Setup of run 1:
// ame_sobel_filter
module ame_sobel_filter #(
    parameter LINE_DATA_BITS = 7,
    parameter COMP_DATA_BITS = 8
) (
    input logic clk_i,
    input logic rst_n_i,
    input  logic comp_init_i,
    output logic comp_done_o,
    input logic [5:0] [LINE_DATA_BITS-1:0] line_data_i,
    output logic [3:0] [3:0] [COMP_DATA_BITS-1:0] comp_data_o
);
export LEC_CHECK = 0
export CAP_MARGIN = 20
export CORE_ASPECT_RATIO = 0.5
export CORE_MARGIN = 2
export CORE_UTILIZATION = 40
export CTS_CLUSTER_DIAMETER = 216
export CTS_CLUSTER_SIZE = 93
export SLEW_MARGIN = 20
export TNS_END_PERCENT = 5
create_clock -name core_clock -period 5.0 [get_ports {clk_i}]
run.sh (not shown) runs the stock make flow with config.mk's settings and CLKGATE_MAP_FILE=.
Relative to run 1, the following input files were edited for run 2:
Settings: ABC_AREA newly set to 1; CTS_CLUSTER_SIZE changed from 93 to 98.
## What came out
The higher highest clock rate of run 1 and run 2 is in run 2. Lower final worst-path cycle share was reported by run 2, not run 1. | worst hold slack | higher: run 1 |. The more densely filled core belongs to run 1, not run 2. Taking run 1 as the reference point, the vias per cell of run 2 falls by about 8%. Summary — effective utilization at floorplan, run 2 relative to run 1: lower, by 0.62 points. Going from run 1 to run 2, the routed wire length per instance was found to have gone down by 11%. NOTE wire length reported by the detailed router run 1->run 2 increased by more than 10%. The transition at the pin with the smallest max-transition slack of run 2 is lower than that of run 1.
--- input diff run 2..run 3 ---
Settings: clearing CORE_ASPECT_RATIO, which used to be 0.5; clearing CTS_CLUSTER_SIZE, which used to be 98; clearing CTS_CLUSTER_DIAMETER, which used to be 216; clearing TNS_END_PERCENT, which used to be 5; clearing ABC_AREA, which used to be 1; swapping 5.0 for 4.3 in the clock period (ns, I/O delays scaled along).
### Flow results
- Run 2 ended up with more cell instances than run 3 did.
- Utilization after layout delta for run 3 relative to run 2: 2.3 points higher
- From run 2 to run 3 the numbers moved as follows: final area has decreased, post-synthesis to final-layout area growth has increased, area of the placeable core has decreased, multi-input gate area in the final layout has decreased.
- Comparing run 3 and run 2, the higher wire length per cell after detailed routing is on run 3.
- Run 3 vs run 2 on worst setup slack: run 3 is the lower one.
- Compared with run 2, total number of vias in run 3 decreased by more than 10%.
- Run 3 | stages: all done | timing, DRC, antenna: all pass
Here is what was changed in the inputs of run 4 compared with run 3.
Settings: CTS_CLUSTER_DIAMETER newly set to 49; CORE_UTILIZATION changed from 40 to 66; the clock period (ns, I/O delays scaled along) changed from 4.3 to 3.67.
Comparing run 4 and run 3, number of iterations in the first detailed-routing pass is higher on run 4. Between run 3 and run 4, post-route total power increased. Although it ran to completion, run 4 produced a layout that fails the final checks because of negative setup slack. Run 4 vs. run 3: internal power increased 33%; share of the clock period used by the worst path increased 6.3 points; sequential share of layout area has decreased; leakage power summed over all cells increased by 6.6% relative to the old numbers.

* * *

ame_sobel_filter again, from the RTL that the note above started with.
export LEC_CHECK = 0
export CAP_MARGIN = 20
export CELL_PAD_IN_SITES_DETAIL_PLACEMENT = 0
export CELL_PAD_IN_SITES_GLOBAL_PLACEMENT = 3
export CORE_ASPECT_RATIO = 1.55
export CORE_MARGIN = 3
export CORE_UTILIZATION = 56
export CTS_CLUSTER_DIAMETER = 192
export CTS_CLUSTER_SIZE = 29
export MAX_ROUTING_LAYER = met4
export SETUP_SLACK_MARGIN = 0.93
export SLEW_MARGIN = 5
create_clock -name core_clock -period 3.4 [get_ports {clk_i}]
The starting point failed in global placement without I/O with GPL-0301.
Then changed:
==> flow/config.mk (replaced) <==
export PLATFORM = sky130hd
export DESIGN_NAME = ame_sobel_filter
export DESIGN_NICKNAME = ame_sobel_filter
export VERILOG_FILES = /design/flow/design.v
export SDC_FILE = /design/flow/constraint.sdc
export NUM_CORES = 4
export LEC_CHECK = 0
export CAP_MARGIN = 20
export CORE_MARGIN = 2
export CORE_UTILIZATION = 72
export PLACE_DENSITY = 0.95
export SLEW_MARGIN = 20
==> flow/constraint.sdc (replaced) <==
create_clock -name core_clock -period 3.11 [get_ports {clk_i}]
set_input_delay 0.6220 -clock core_clock [delete_from_list [all_inputs] [get_ports {clk_i}]]
set_output_delay 0.6220 -clock core_clock [all_outputs]
set_load 0.01 [all_outputs]
The changed run failed in clock tree synthesis with DPL-0038.
Synthesized area does not change.
Synthesized cell count stays the same.
Die size falls by about 24%.
Then changed:
--- a/flow/config.mk
+++ b/flow/config.mk
@@ -7,6 +7,5 @@
 export LEC_CHECK = 0
-export CAP_MARGIN = 20
+export CAP_MARGIN = 5
 export CORE_MARGIN = 2
 export CORE_UTILIZATION = 72
-export PLACE_DENSITY = 0.95
-export SLEW_MARGIN = 20
+export SLEW_MARGIN = 40
==> flow/constraint.sdc (replaced) <==
create_clock -name core_clock -period 1.91 [get_ports {clk_i}]
set_input_delay 0.3820 -clock core_clock [delete_from_list [all_inputs] [get_ports {clk_i}]]
set_output_delay 0.3820 -clock core_clock [all_outputs]
set_load 0.01 [all_outputs]
The changed run did not get past detailed placement on DPL-0038.
Synthesized cell count does not change.
Die area is unchanged.
Synthesized area is unchanged.
Then changed:
--- a/flow/config.mk
+++ b/flow/config.mk
@@ -7,5 +7,6 @@
 export LEC_CHECK = 0
-export CAP_MARGIN = 5
+export CAP_MARGIN = 20
 export CORE_MARGIN = 2
-export CORE_UTILIZATION = 72
-export SLEW_MARGIN = 40
+export CORE_UTILIZATION = 70
+export CTS_CLUSTER_SIZE = 37
+export SLEW_MARGIN = 20
==> flow/constraint.sdc (replaced) <==
create_clock -name core_clock -period 3.07 [get_ports {clk_i}]
set_input_delay 0.6140 -clock core_clock [delete_from_list [all_inputs] [get_ports {clk_i}]]
set_output_delay 0.6140 -clock core_clock [all_outputs]
set_load 0.01 [all_outputs]
=>
- The new run died in global routing
- die area climbs by 2.8%
- synthesized area does not change
- synthesized cell count does not change
Then changed:
--- a/flow/config.mk
+++ b/flow/config.mk
@@ -9,4 +9,4 @@
 export CORE_MARGIN = 2
-export CORE_UTILIZATION = 70
-export CTS_CLUSTER_SIZE = 37
+export CORE_UTILIZATION = 72
+export PLACE_DENSITY = 0.92
 export SLEW_MARGIN = 20
==> flow/constraint.sdc (replaced) <==
create_clock -name core_clock -period 3.11 [get_ports {clk_i}]
set_input_delay 0.6220 -clock core_clock [delete_from_list [all_inputs] [get_ports {clk_i}]]
set_output_delay 0.6220 -clock core_clock [all_outputs]
set_load 0.01 [all_outputs]
Effect: The changed run did not get past clock tree synthesis, error DPL-0038; synthesized cell count does not change; die area went down by 2.7%; synthesized area stays the same.
Power and IR drop assume default switching activity.
